Design top, start of the top module:
module top #(
    parameter integer WIDTH = 16,
    parameter integer NUM_NEURONS_LAYER_1 = 4,
    parameter integer NUM_NEURONS_LAYER_2 = 3
)(
    input  logic clk,
    input  logic rst,
    input  logic sclk,
    input  logic cs_n,
    input  logic mosi,
    output logic miso,
    input  logic signed [WIDTH-1:0] input_current,
    output logic [NUM_NEURONS_LAYER_2-1:0] spikes
);
Size in the first run: roughly 5,700 cells after synthesis, ~590 flip-flops, about 25 I/O pins.
Settings: LEC_CHECK=0, CAP_MARGIN=20, CORE_MARGIN=2, CORE_UTILIZATION=72, PLACE_DENSITY_LB_ADDON=0.0, SETUP_SLACK_MARGIN=1.2, SLEW_MARGIN=20; clock period 11.3 ns.
run.sh (not shown) runs the stock make flow with config.mk's settings and CLKGATE_MAP_FILE=.
The baseline finished with capacitance limit, slew limit, setup timing left.
Rerun with:
Settings changed: ABC_AREA set to 1, CORE_UTILIZATION 72 to 40, GPL_ROUTABILITY_DRIVEN set to 0, PLACE_DENSITY_LB_ADDON 0.0 to 0.27, SETUP_SLACK_MARGIN 1.2 to unset.
Clock period 11.3 ns to 14.0 ns, I/O delays scaled along.
The changed run produced a clean layout.
Sequential share of layout area went up by 2.7 points.
Global-route usage went down by 20 points.
Design area went down by 10%.
Non-clock buffer count went down by 501.
Area after synthesis went down by about 0.5%.

---

## run 1
top again, from the RTL that the note above started with.
==> flow/design.v (excerpt) <==
module top #(
    parameter integer WIDTH = 16,
    parameter integer NUM_NEURONS_LAYER_1 = 4,
    parameter integer NUM_NEURONS_LAYER_2 = 3
)(
    input  logic clk,
    input  logic rst,
    input  logic sclk,
    input  logic cs_n,
    input  logic mosi,
    output logic miso,
    input  logic signed [WIDTH-1:0] input_current,
    output logic [NUM_NEURONS_LAYER_2-1:0] spikes
);
    logic wr_en;
    logic [15:0] addr;
    logic signed [WIDTH-1:0] wr_data;
    logic signed [WIDTH-1:0] rd_data;
    logic signed [WIDTH-1:0] threshold;
    logic signed [WIDTH-1:0] leak;
    logic signed [WIDTH-1:0] reset_potential;
    logic signed [WIDTH-1:0] refractory_cycles;
    logic [NUM_NEURONS_LAYER_1-1:0][NUM_NEURONS_LAYER_2-1:0][WIDTH-1:0] synaptic_weights;
    spi_slave_interface #(
        .WIDTH(WIDTH)
    ) spi_inst (
        .clk(clk),
        .rst(rst),
        .sclk(sclk),
        .cs_n(cs_n),
        .mosi(mosi),
        .miso(miso),
        .wr_en(wr_en),
        .addr(addr),
        .wr_data(wr_data),
        .rd_data(rd_data)
    );
    parameter_register_file #(
        .WIDTH(WIDTH),
        .NUM_NEURONS_LAYER_1(NUM_NEURONS_LAYER_1),
        .NUM_NEURONS_LAYER_2(NUM_NEURONS_LAYER_2)
    ) reg_file (
        .clk(clk),
        .rst(rst),
        .wr_en(wr_en),
        .addr(addr),
        .wr_data(wr_data),
        .rd_data(rd_data),
        .threshold(threshold),
        .leak(leak),
        .reset_potential(reset_potential),
        .refractory_cycles(refractory_cycles),
        .synaptic_weights(synaptic_weights)
    );
    fully_connected_neural_network #(
        .WIDTH(WIDTH),
        .NUM_NEURONS_LAYER_1(NUM_NEURONS_LAYER_1),
        .NUM_NEURONS_LAYER_2(NUM_NEURONS_LAYER_2)
    ) nn_inst (
        .clk(clk),
        .rst(rst),
        .input_current(input_current),
        .threshold(threshold),
        .leak(leak),
        .reset_potential(reset_potential),
        .refractory_cycles(refractory_cycles),
        .synaptic_weights(synaptic_weights),
        .spikes_layer_2(spikes)
    );
endmodule
Settings: LEC_CHECK=0, ABC_AREA=1, CAP_MARGIN=15, CELL_PAD_IN_SITES_GLOBAL_PLACEMENT=0, CORE_MARGIN=2, CORE_UTILIZATION=72, CTS_CLUSTER_DIAMETER=234, PLACE_DENSITY_LB_ADDON=0.11, SLEW_MARGIN=20, TNS_END_PERCENT=10; clock period 10.5 ns.
Run 1: flow complete, layout not clean; failing: setup timing
Setup changes, run 1 to run 2
- a change of PLACE_DENSITY_LB_ADDON from 0.11 to 0.26
- a change of CAP_MARGIN from 15 to 20
- a deleted CELL_PAD_IN_SITES_GLOBAL_PLACEMENT that had been 0
- an added MAX_ROUTING_LAYER of met4
- a deleted TNS_END_PERCENT that had been 10
- an added CTS_CLUSTER_SIZE of 73
- a change of CTS_CLUSTER_DIAMETER from 234 to 225
- an added SETUP_SLACK_MARGIN of -0.7
- a change of the clock period (ns, I/O delays scaled along) from 10.5 to 9.97
### Flow results
- Run 2 did not finish; a tool error ended it in 5_1_grt.
- Fraction of registers with async set/reset: run 1 vs run 2 identical
- Summary of run 2 over run 1: buffers inserted during post-CTS setup optimization climbed 160%; height of the die barely changed; register area share after synthesis barely changed.
- Relative to run 1, placed instance area increased by 4.4% in run 2.
- From run 1 to run 2 the numbers moved as follows: die size level; placer congestion estimate increased by 2.2% relative to the old numbers; number of placed instances, taps included has increased.
- The placed wire-length estimate in run 2 sits 5.5% above the value recorded for run 1.
- Cell resize tally after clock tree synthesis on run 2 is up relative to run 1.
> inputs changed (run 2 -> run 3)
- clearing ABC_AREA, which used to be 1
- clearing MAX_ROUTING_LAYER, which used to be met4
- clearing SETUP_SLACK_MARGIN, which used to be -0.7
- clearing PLACE_DENSITY_LB_ADDON, which used to be 0.26
- clearing CTS_CLUSTER_SIZE, which used to be 73
- clearing CTS_CLUSTER_DIAMETER, which used to be 225
- swapping 72 for 14 in CORE_UTILIZATION
- swapping 9.97 for 22.0 in the clock period (ns, I/O delays scaled along)
==> comparison <==
Run 3 finished every stage and its layout cleared the timing, DRC and antenna checks. Note that the floorplan row count recorded for run 3 amounts to 2.3 times the value seen in run 2. Run 3 vs run 2 on synthesized cell count: run 3 is the lower one. Chip area line of the yosys report (lower): run 2.
Inputs modified between run 3 and run 4:
- SETUP_SLACK_MARGIN now 2.46, previously not set
- ABC_AREA now 1, previously not set
- CORE_UTILIZATION now 70, was 14
- the clock period (ns, I/O delays scaled along) now 13.0, was 22.0
The flow completed for run 4, but it is not clean: the layout still shows setup timing.
Max utilization across run 3 and run 4: run 4
Looking at proportion of synthesized area in mux cells, run 4 sits below run 3.
Looking at uppermost metal layer occupied by signal nets, the met4 result is from run 3; the met5 one comes from run 4.
Summary of run 4 over run 3: maximum net fanout on the critical path shows a reduction of 8; post-route worst hold slack -0.017 ns; area added between synthesis and finish shrank by 2.4 points.
Run 4: count of instantiated cells in the yosys netlist 24% above run 3
Run 4 against run 3: filler cell count -35900, cell row count -123, final worst setup slack -5.63 ns, setup slack of the worst register-to-register path -5.63 ns.
For run 4, the launch point of the critical path was spi_inst.addr[4], unlike run 3, where it was spi_inst.addr[0].
